===== design/flow/config.mk =====
export PLATFORM = sky130hd
export DESIGN_NAME = circ
export DESIGN_NICKNAME = circ
export VERILOG_FILES = /design/flow/design.v
export SDC_FILE = /design/flow/constraint.sdc
export NUM_CORES = 4
export LEC_CHECK = 0
export CAP_MARGIN = 15
export CELL_PAD_IN_SITES_GLOBAL_PLACEMENT = 2
export CORE_ASPECT_RATIO = 0.71
export CORE_MARGIN = 10
export CORE_UTILIZATION = 68
export CTS_CLUSTER_DIAMETER = 322
export GPL_TIMING_DRIVEN = 0
export HOLD_SLACK_MARGIN = 0.01
export MAX_ROUTING_LAYER = met4
export SETUP_SLACK_MARGIN = -2.0
export SLEW_MARGIN = 35
export TNS_END_PERCENT = 85

===== design/flow/constraint.sdc =====
create_clock -name core_clock -period 80.2 [get_ports {clk}]
set_input_delay 16.0400 -clock core_clock [delete_from_list [all_inputs] [get_ports {clk}]]
set_output_delay 16.0400 -clock core_clock [all_outputs]
set_load 0.01 [all_outputs]

===== design/flow/design.v =====
`timescale 1ns/10ps
module circ(clk, reset, pushin, Xin, Rin, pushout, Yout);
input clk,reset,pushin;
input [23:0] Xin,Rin;
output pushout;
output [23:0] Yout;
reg [23:0] Xl,Rl;
reg V1;
reg [47:0] X2,R2,diff,Diff;
reg V2;
reg V3;
reg [24:0] res;
reg [26:0] rv;
always @(posedge(clk) or posedge(reset)) begin
  if(reset) begin
    V1<=0;
    Xl<=0;
    Rl<=0;
  end else begin
    V1<= pushin;
    Xl<= Xin;
    Rl<= Rin;
  end
end
always @(posedge(clk) or posedge(reset)) begin
  if(reset) begin
    V2 <= 0;
    X2 <= 0;
    R2 <= 0;
  end else begin
    V2 <= V1;
    X2 <= Xl*Xl;
    R2 <= Rl*Rl;
  end
end
always @(posedge(clk) or posedge(reset)) begin
 if(reset) begin
  V3 <= 0;
  Diff <= 0;
 end else begin
  V3 <= V2;
  Diff <= R2-X2;
 end
end
integer ix;
always @(*) begin
 res=0;
 rv=0;
 diff=Diff;
 for(ix=0; ix < 24; ix=ix+1) begin 
   rv = { rv[24:0], diff[47:46] };
   diff={ diff[45:0],2'b0};
   if( { 1'b0,res[23:0],2'b1 } <= rv ) begin
     rv=rv - { 1'b0,res[23:0],2'b1 };
     res = { res[23:0],1'b1 };
   end else res= { res[23:0],1'b0 };
 end
end
assign pushout=V3;
assign Yout = res[23:0];
endmodule

===== design/flow/run.sh =====
#!/bin/bash
# the make line also repeats each setting of config.mk as NAME=value (left out here)
make -C /OpenROAD-flow-scripts/flow DESIGN_CONFIG=/design/flow/config.mk WORK_HOME=/design/flow/orfs CLKGATE_MAP_FILE= finish

==> flow_summary.toml, run 1 <==
# implementation run metrics
[outcome]
status = "did not finish"
haltStage = "global placement without I/O"
firstError = "[ERROR GPL-0301] Utilization 120.386 % exceeds 100%."

[synthesis]
synth_top_area_share = 0.2434
ys_async_sr_fraction = 1.000
synth_cells = 8428
ys_top_logic_family = "adder cells"
synth_chip_area_mm2 = 0.06951
synthTopCellsByCount = "inv_1, ha_1, fa_1, a21oi_1, nand2_1"
synth-xor-area-share = 0.05953
yosys.cell_types.count = 131
largest_area_cell = "fa_1"
synth.area.top_cells = "fa_1, ha_1, inv_1"
ys_seq_frac = 0.06949
ys_sh_adder = 0.4099
ys_cells = 8428
ys_sh_mux = 0.01476
synth.most_common_cell = "inv_1"
yosys.area_share.simple = 0.1645
synth_warnings = 1
ys_ff = 193
ys_sh_aoi = 0.1876
flop_cell = "dfrtp_1"
edf_count = 0
avgSynthCellArea_um2 = 8.247
syn_area_mm2 = 0.06951

[die]
core-area_mm2 = 0.1010
fp-row-count = 98
dieWidth_um = 399.4
initCoreUtil = 0.6879
chip_area_mm2 = 0.1156
die_h_um = 289.4
==> run 2: changes to the inputs <==
CAP_MARGIN = 20   (was 15)
CELL_PAD_IN_SITES_GLOBAL_PLACEMENT = unset   (was 2)
CORE_ASPECT_RATIO = unset   (was 0.71)
CORE_MARGIN = 2   (was 10)
CORE_UTILIZATION = 72   (was 68)
CTS_CLUSTER_DIAMETER = unset   (was 322)
CTS_CLUSTER_SIZE = 42   (was unset)
GPL_TIMING_DRIVEN = unset   (was 0)
HOLD_SLACK_MARGIN = unset   (was 0.01)
MAX_ROUTING_LAYER = unset   (was met4)
SETUP_SLACK_MARGIN = unset   (was -2.0)
SLEW_MARGIN = 20   (was 35)
TNS_END_PERCENT = unset   (was 85)
clock period = 64.1 ns   (was 80.2 ns; I/O delays follow)
==> run 2 against run 1 <==
Compared with the run above: the run fails in global routing; synthesized cell count unchanged; synthesized area unchanged; die size decreased by 14%.
==> flow_summary.toml, run 2 <==
# implementation run metrics
[synthesis]
syn_area_mm2 = 0.06951
synth.area.top_cells = "fa_1, ha_1, inv_1"
synth_chip_area_mm2 = 0.06951
synth_warnings = 1
edf_count = 0
synth.most_common_cell = "inv_1"
ys_sh_adder = 0.4099
ys_top_logic_family = "adder cells"
avgSynthCellArea_um2 = 8.247
largest_area_cell = "fa_1"
synth-xor-area-share = 0.05953
ys_sh_aoi = 0.1876
ys_cells = 8428
synth_cells = 8428
flop_cell = "dfrtp_1"
yosys.cell_types.count = 131
yosys.area_share.simple = 0.1645
synthTopCellsByCount = "inv_1, ha_1, fa_1, a21oi_1, nand2_1"
ys_async_sr_fraction = 1.000
ys_ff = 193
ys_sh_mux = 0.01476
synth_top_area_share = 0.2434
ys_seq_frac = 0.06949

[place]
hpwl_um = 208600
gp_congestion = 1.092
numPortBuffers = 75
dp_slack_ps = -2546

[outcome]
haltStage = "global routing"
firstError = "[ERROR GRT-0232] Routing congestion too high. Check the congestion heatmap in the GUI."
status = "did not finish"

[die]
fp-row-count = 113
chip_area_mm2 = 0.09904
core-area_mm2 = 0.09529
num_io_pins = 76
die_h_um = 314.7
initCoreUtil = 0.7294
dieWidth_um = 314.7

[clocking]
root_buffer = "clkbuf_16"
hold_buffers = 0
cts_inserted_buffers = 17
clock_sinks = 193
clockBufferDepth = 2
htree_levels = 4

[grt]
grt_use_total = 0.7931
grt-ovfl-total = 307
-- run 2: per-layer routing --
| layer | overflow | track usage |
|---|---|---|
| met1 | 38 | 0.8161 |
| met2 | 139 | 0.9306 |
| met3 | 26 | 0.6777 |
| met4 | 101 | 0.6940 |
| met5 | 3 | 0.4971 |
-- run 2: timing repair --
item	CTS
gates resized	47
setup endpoints to repair	2
pin swaps	21
gates cloned	1
setup buffers	11
-- run 2: through the flow --
| stage | utilization | area, um2 | std cells |
|---|---|---|---|
| 2_1_floorplan | - | 71870 | 8430 |
| 3_3_place_gp | 0.8684 | 82750 | 10900 |
| 3_5_place_dp | 0.8684 | 82750 | 10900 |
| 4_1_cts | 0.8772 | 83590 | 10940 |
